Setup of harbor:
## lascon_top
module lascon_top #(
    parameter int LASCON_VARIANT = 0
)(
    input  logic                                clk,
    input  logic                                rst,
    input  logic [2:0]                          mode_i,      
    input  logic [31:0]                         xof_len_i,   
    input  logic                                start_i,     
    input  logic                                abort_i,     
    output logic                                busy_o,      
    output logic                                done_o,      
    output logic                                tag_fail_o,  
    input  logic [63:0]                         s_axis_tdata,   
    input  logic [7:0]                          s_axis_tkeep,   
    input  logic [3:0]                          s_axis_tuser,   
    input  logic                                s_axis_tlast,   
    input  logic                                s_axis_tvalid,  
    output logic                                s_axis_tready,  
    output logic [63:0]                         m_axis_tdata,   
    output logic [7:0]                          m_axis_tkeep,   
    output logic [3:0]                          m_axis_tuser,   
    output logic                                m_axis_tlast,   
    output logic                                m_axis_tvalid,  
    input  logic                                m_axis_tready   
);
For scale: ~200 I/O pins.
Settings: LEC_CHECK=0, ABC_AREA=1, CAP_MARGIN=20, CORE_MARGIN=2, CORE_UTILIZATION=67, CTS_CLUSTER_DIAMETER=373, CTS_CLUSTER_SIZE=94, SETUP_SLACK_MARGIN=1.14, SLEW_MARGIN=20; clock period 3.83 ns.
run.sh (not shown) runs the stock make flow with config.mk's settings and CLKGATE_MAP_FILE=.
harbor did not finish; the tool stopped in global routing (5_1_grt) with error GRT-0116.
What indigo does differently from harbor at the input level:
- clearing ABC_AREA, which used to be 1
- swapping 1.14 for 0.3 in SETUP_SLACK_MARGIN
- swapping 67 for 40 in CORE_UTILIZATION
- clearing CTS_CLUSTER_DIAMETER, which used to be 373
- clearing CTS_CLUSTER_SIZE, which used to be 94
- swapping 3.83 for 9.86 in the clock period (ns, I/O delays scaled along)
Notes after the runs:
- Among indigo and harbor, a clean, completed layout was produced by indigo alone.
- Status: harbor FAILED at global routing (5_1_grt) (tool error)
- Area enclosed by the die boundary grows by more than half when moving from harbor to indigo.
- Number of buffers created by CTS delta for indigo relative to harbor: 66 higher
- In the reports for indigo and harbor, the larger number of H-tree branching levels belongs to indigo.
Input-level comparison between yarrow and indigo:
- the clock period (ns, I/O delays scaled along): 9.86 -> 6.76
Findings:
Looking at worst setup slack across yarrow and indigo, the one that comes out higher is indigo. Cmp yarrow and indigo / global-route usage / lower: indigo. Total non-filler cell area in the finished layout: higher on yarrow.
Here is what was changed in the inputs of quartz compared with yarrow.
- ABC_AREA newly set to 1
- CTS_CLUSTER_SIZE newly set to 94
- CORE_UTILIZATION changed from 40 to 57
- the clock period (ns, I/O delays scaled along) changed from 6.76 to 3.83
==> results <==
- dfrtp_1 as the library cell contributing the largest single delay on the critical path was reported by quartz, and a21oi_2 by yarrow.
- [quartz vs yarrow] die area: lower in quartz
- quartz against yarrow: H-tree depth reported by CTS has remained practically unchanged; sum of met2 wire segment lengths after detailed routing has decreased.
- STATUS setup slack after layout: quartz loses against yarrow
- Compared with yarrow, quartz shows buffering stage count on the worst path with inverters included higher by 5.
- Wire: quartz routes less than yarrow
- quartz: flow complete, layout not clean; failing: setup timing

== red ==
Starting RTL as in the previous note.
Settings: LEC_CHECK=0, CAP_MARGIN=35, CELL_PAD_IN_SITES_DETAIL_PLACEMENT=0, CORE_MARGIN=2, CORE_UTILIZATION=66, CTS_CLUSTER_DIAMETER=364, CTS_CLUSTER_SIZE=51, GPL_TIMING_DRIVEN=1, SLEW_MARGIN=20; clock period 5.6 ns.
Run status, red: aborted in 5_1_grt, error GRT-0116
#### Input delta (blue over red)
--- a/flow/config.mk
+++ b/flow/config.mk
@@ -8,2 +8 @@
-export CAP_MARGIN = 35
-export CELL_PAD_IN_SITES_DETAIL_PLACEMENT = 0
+export CAP_MARGIN = 20
@@ -11,4 +10,2 @@
-export CORE_UTILIZATION = 66
-export CTS_CLUSTER_DIAMETER = 364
-export CTS_CLUSTER_SIZE = 51
-export GPL_TIMING_DRIVEN = 1
+export CORE_UTILIZATION = 40
+export SETUP_SLACK_MARGIN = 0.3
==> flow/constraint.sdc <==
create_clock -name core_clock -period 7.0 [get_ports {clk}]
set_input_delay 1.4000 -clock core_clock [delete_from_list [all_inputs] [get_ports {clk}]]
set_output_delay 1.4000 -clock core_clock [all_outputs]
set_load 0.01 [all_outputs]
==> results <==
- blue completed every stage of the flow, and the final layout passed the timing, DRC and antenna checks.
- red: it failed during 5_1_grt, and the tool reported GRT-0116.
- Die area (blue over red): increase, 49000 um^2
- Taking red as the reference, in blue number of standard cells after synthesis saw little to no change; core footprint saw an increase; number of buffers added for setup after CTS saw a decrease.
- When blue is set beside red, its TritonCTS buffer count turns out to be 60 larger.
- Sort blue and red by total placed instance area, ascending, and blue comes first.
- Number of cell rows in blue is 28% higher than in red
- The number of top-level pins on blue is in line with that on red.
- Against red, blue comes in about 5% higher on placed cell count.
For green, these inputs were changed with respect to blue:
--- a/flow/config.mk
+++ b/flow/config.mk
@@ -10,2 +10 @@
-export CORE_UTILIZATION = 40
-export SETUP_SLACK_MARGIN = 0.3
+export CORE_UTILIZATION = 60
==> flow/constraint.sdc <==
create_clock -name core_clock -period 3.79 [get_ports {clk}]
set_input_delay 0.7580 -clock core_clock [delete_from_list [all_inputs] [get_ports {clk}]]
set_output_delay 0.7580 -clock core_clock [all_outputs]
set_load 0.01 [all_outputs]
--- outcome ---
- green did not finish; the tool stopped in 5_1_grt with error GRT-0116.
- blue → green: share of the core filled by cells before placement saw an increase; area of placed instances grew by 10%; final weighted congestion in routability-driven placement increased by 0.11 relative to the old numbers; sum of net half-perimeters after detailed placement now smaller.
- green vs. blue: clock buffer count from CTS decreased by 7 relative to the old numbers, post-CTS setup-driven buffer insertion count increased by 107 relative to the old numbers, area after synthesis closely matched the old numbers, worst setup slack before clock tree synthesis decreased by 1.87 ns relative to the old numbers.
- Looking only at die size, and setting everything else aside, the lower value of green and blue goes to green.
Changes in orange relative to green:
--- a/flow/config.mk
+++ b/flow/config.mk
@@ -10,0 +11,2 @@
+export CTS_CLUSTER_DIAMETER = 373
+export SETUP_SLACK_MARGIN = -0.41
@@ -11,0 +14 @@
+export TNS_END_PERCENT = 5
==> flow/constraint.sdc <==
create_clock -name core_clock -period 4.89 [get_ports {clk}]
set_input_delay 0.9780 -clock core_clock [delete_from_list [all_inputs] [get_ports {clk}]]
set_output_delay 0.9780 -clock core_clock [all_outputs]
set_load 0.01 [all_outputs]
### Flow results
orange: it failed with a tool error in 5_1_grt, so there are no final results.
[orange vs green] final weighted congestion in routability-driven placement: higher in orange
orange -> green: count of standard-cell rows delta 0, exact match
[compare] base=green new=orange: post-synth design cell area barely changed, standard cell area after detailed placement dropped 6.2%, post-detailed-placement half-perimeter wirelength dropped 5100 um, worst setup slack before clock tree synthesis climbed 0.42 ns, core footprint barely changed.
